==> flow/design.v (excerpt) <==
module pixel_generation(
    input clk,                               
    input reset,                             
    input video_on,                          
    input [9:0] x, y,    
    input KEY_UP, KEY_DOWN, KEY_LEFT, KEY_RIGHT,
    output reg [11:0] rgb                    
    );
    reg [1:0] direction;
    reg [1:0] game_state;
    reg [1:0] lives_rem;
    reg game_result;
    reg [1:0] gs;                            
    reg gr;                                  
    parameter X_MAX = 639;                   
    parameter Y_MAX = 479;                   
    parameter SQ_RGB = 12'h00F;              
    parameter BG_RGB = 12'h000;              
    parameter SQUARE_SIZE = 32;              
    parameter SQUARE_VELOCITY_POS = 1;           
    parameter SQUARE_VELOCITY_NEG = 1;
    parameter RECT_RGB = 12'hFFF;
    parameter FLAG_RGB = 12'hF00;
    parameter FLAG_STICK_RGB = 12'hFF0;
    parameter GAME_OVER_RGB = 12'hF0F;
    parameter GAME_START_RGB = 12'h000;
    parameter START_RGB = 12'hFFF;
    parameter WON_RGB = 12'hFFF;
    parameter LOST_RGB = 12'hFFF;
    parameter LIVES_RGB = 12'hF0F;
    wire refresh_tick;
    assign refresh_tick = ((y == 481) && (x == 0)) ? 1 : 0;
    wire [9:0] sq_x_l, sq_x_r;               
    wire [9:0] sq_y_t, sq_y_b;               
    reg [9:0] sq_x_reg, sq_y_reg;            
    wire [9:0] sq_x_next, sq_y_next;         
    reg [9:0] x_delta_reg, y_delta_reg;      
    reg [9:0] x_delta_next, y_delta_next;    
    always @(posedge clk or posedge reset)
        if(reset) begin
            sq_x_reg <= 0;
            sq_y_reg <= 430;
            x_delta_reg <= SQUARE_VELOCITY_POS;
            y_delta_reg <= SQUARE_VELOCITY_POS;
  ...
==> flow/config.mk <==
export PLATFORM = sky130hd
export DESIGN_NAME = pixel_generation
export DESIGN_NICKNAME = pixel_generation
export VERILOG_FILES = /design/flow/design.v
export SDC_FILE = /design/flow/constraint.sdc
export NUM_CORES = 4
export LEC_CHECK = 0
export CAP_MARGIN = 35
export CELL_PAD_IN_SITES_GLOBAL_PLACEMENT = 1
export CORE_ASPECT_RATIO = 1.04
export CORE_MARGIN = 2
export CORE_UTILIZATION = 40
export CTS_CLUSTER_DIAMETER = 23
export CTS_CLUSTER_SIZE = 44
export HOLD_SLACK_MARGIN = -0.01
export SETUP_SLACK_MARGIN = -0.73
export SLEW_MARGIN = 20
==> flow/constraint.sdc <==
create_clock -name core_clock -period 9.57 [get_ports {clk}]
set_input_delay 1.9140 -clock core_clock [delete_from_list [all_inputs] [get_ports {clk}]]
set_output_delay 1.9140 -clock core_clock [all_outputs]
set_load 0.01 [all_outputs]
run.sh (not shown) runs the stock make flow with config.mk's settings and CLKGATE_MAP_FILE=.
Next try:
==> flow/config.mk (replaced) <==
export PLATFORM = sky130hd
export DESIGN_NAME = pixel_generation
export DESIGN_NICKNAME = pixel_generation
export VERILOG_FILES = /design/flow/design.v
export SDC_FILE = /design/flow/constraint.sdc
export NUM_CORES = 4
export LEC_CHECK = 0
export CAP_MARGIN = 20
export CORE_MARGIN = 2
export CORE_UTILIZATION = 66
export MAX_ROUTING_LAYER = met4
export SLEW_MARGIN = 20
==> flow/constraint.sdc (replaced) <==
create_clock -name core_clock -period 9.58 [get_ports {clk}]
set_input_delay 1.9160 -clock core_clock [delete_from_list [all_inputs] [get_ports {clk}]]
set_output_delay 1.9160 -clock core_clock [all_outputs]
set_load 0.01 [all_outputs]
What happened: Flip-flop count is unchanged. Sequential share of layout area grows by 0.16 points. Final cell count shrinks by 8.6%. Clock skew shrinks by 0.0063 ns.

Setup of build 97:
Starting RTL as in the previous note.
==> flow/config.mk <==
export PLATFORM = sky130hd
export DESIGN_NAME = pixel_generation
export DESIGN_NICKNAME = pixel_generation
export VERILOG_FILES = /design/flow/design.v
export SDC_FILE = /design/flow/constraint.sdc
export NUM_CORES = 4
export LEC_CHECK = 0
export ABC_AREA = 1
export CAP_MARGIN = 20
export CORE_MARGIN = 7
export CORE_UTILIZATION = 63
export CTS_CLUSTER_DIAMETER = 247
export CTS_CLUSTER_SIZE = 100
export MAX_ROUTING_LAYER = met4
export MIN_ROUTING_LAYER = met1
export PLACE_DENSITY_LB_ADDON = 0.08
export SETUP_SLACK_MARGIN = 1.15
export SLEW_MARGIN = 20
export TNS_END_PERCENT = 5
==> flow/constraint.sdc <==
create_clock -name core_clock -period 6.62 [get_ports {clk}]
set_input_delay 1.3240 -clock core_clock [delete_from_list [all_inputs] [get_ports {clk}]]
set_output_delay 1.3240 -clock core_clock [all_outputs]
set_load 0.01 [all_outputs]
> inputs changed (build 97 -> build 57)
Settings: SETUP_SLACK_MARGIN now -0.04, was 1.15; CORE_MARGIN now 2, was 7; TNS_END_PERCENT now 70, was 5; ABC_AREA no longer set, was 1; CTS_CLUSTER_SIZE no longer set, was 100; PLACE_DENSITY_LB_ADDON no longer set, was 0.08; the clock period (ns, I/O delays scaled along) now 4.84, was 6.62.
Notes after the runs:
Nothing crashed in build 57 and all stages finished; the problem is that the final layout failed, the offending checks being negative setup slack. What build 57 reported for area of the die has to be multiplied by 1.13 to get the figure for build 97. Per the comparison of build 57 with build 97, headroom to the max-slew limit down 2.0 points, number of signal-net buffers in the layout increased by 261 relative to the old numbers, die span in y saw a decrease. For build 57, the origin of the worst setup path was x[2], unlike build 97, where it was y[6].
> inputs changed (build 57 -> build 65)
Settings: CORE_MARGIN now 7, was 2; SETUP_SLACK_MARGIN now 0.16, was -0.04; TNS_END_PERCENT now 5, was 70; CTS_CLUSTER_SIZE now 100, previously not set; the clock period (ns, I/O delays scaled along) now 6.62, was 4.84.
==> comparison <==
Build 65 ends up with a cell area reported after detailed placement that is about 11% lower than in build 57. Lower transition at the pin with the smallest max-transition slack was reported by build 57, not build 65. Build 65 completed; timing, DRC and antenna clean. Status build 57: flow complete, layout not clean - negative setup slack. On build 65: critical path depth is 1 lower than what build 57 gave. Delta (build 65 minus build 57): cell area fell by about 13%; final non-filler cell total shrank by 208.
What build 30 does differently from build 65 at the input level:
Settings: clearing CTS_CLUSTER_SIZE, which used to be 100; putting CORE_ASPECT_RATIO at 0.52 where nothing was set; putting CELL_PAD_IN_SITES_GLOBAL_PLACEMENT at 1 where nothing was set; swapping 5 for 100 in TNS_END_PERCENT; swapping 20 for 0 in CAP_MARGIN; putting GPL_TIMING_DRIVEN at 0 where nothing was set; swapping 0.16 for 1.91 in SETUP_SLACK_MARGIN; swapping 7 for 5 in CORE_MARGIN; swapping 63 for 20 in CORE_UTILIZATION; putting HOLD_SLACK_MARGIN at 0.18 where nothing was set.
Results
Build 30: full flow OK, the timing, design-rule and antenna checks passed
In the floorplan summary, build 30 is listed with a die area greater than that of build 65.
[compare] base=build 65 new=build 30: worst setup slack after layout shows an increase of 0.74 ns, number of logic stages on the critical path including buffering shows an increase of 2, met2 wire length shows an increase of 6200 microns, core utilization at floorplan shows a reduction of 44 points.
Core util | build 30 vs build 65 | build 30 lower
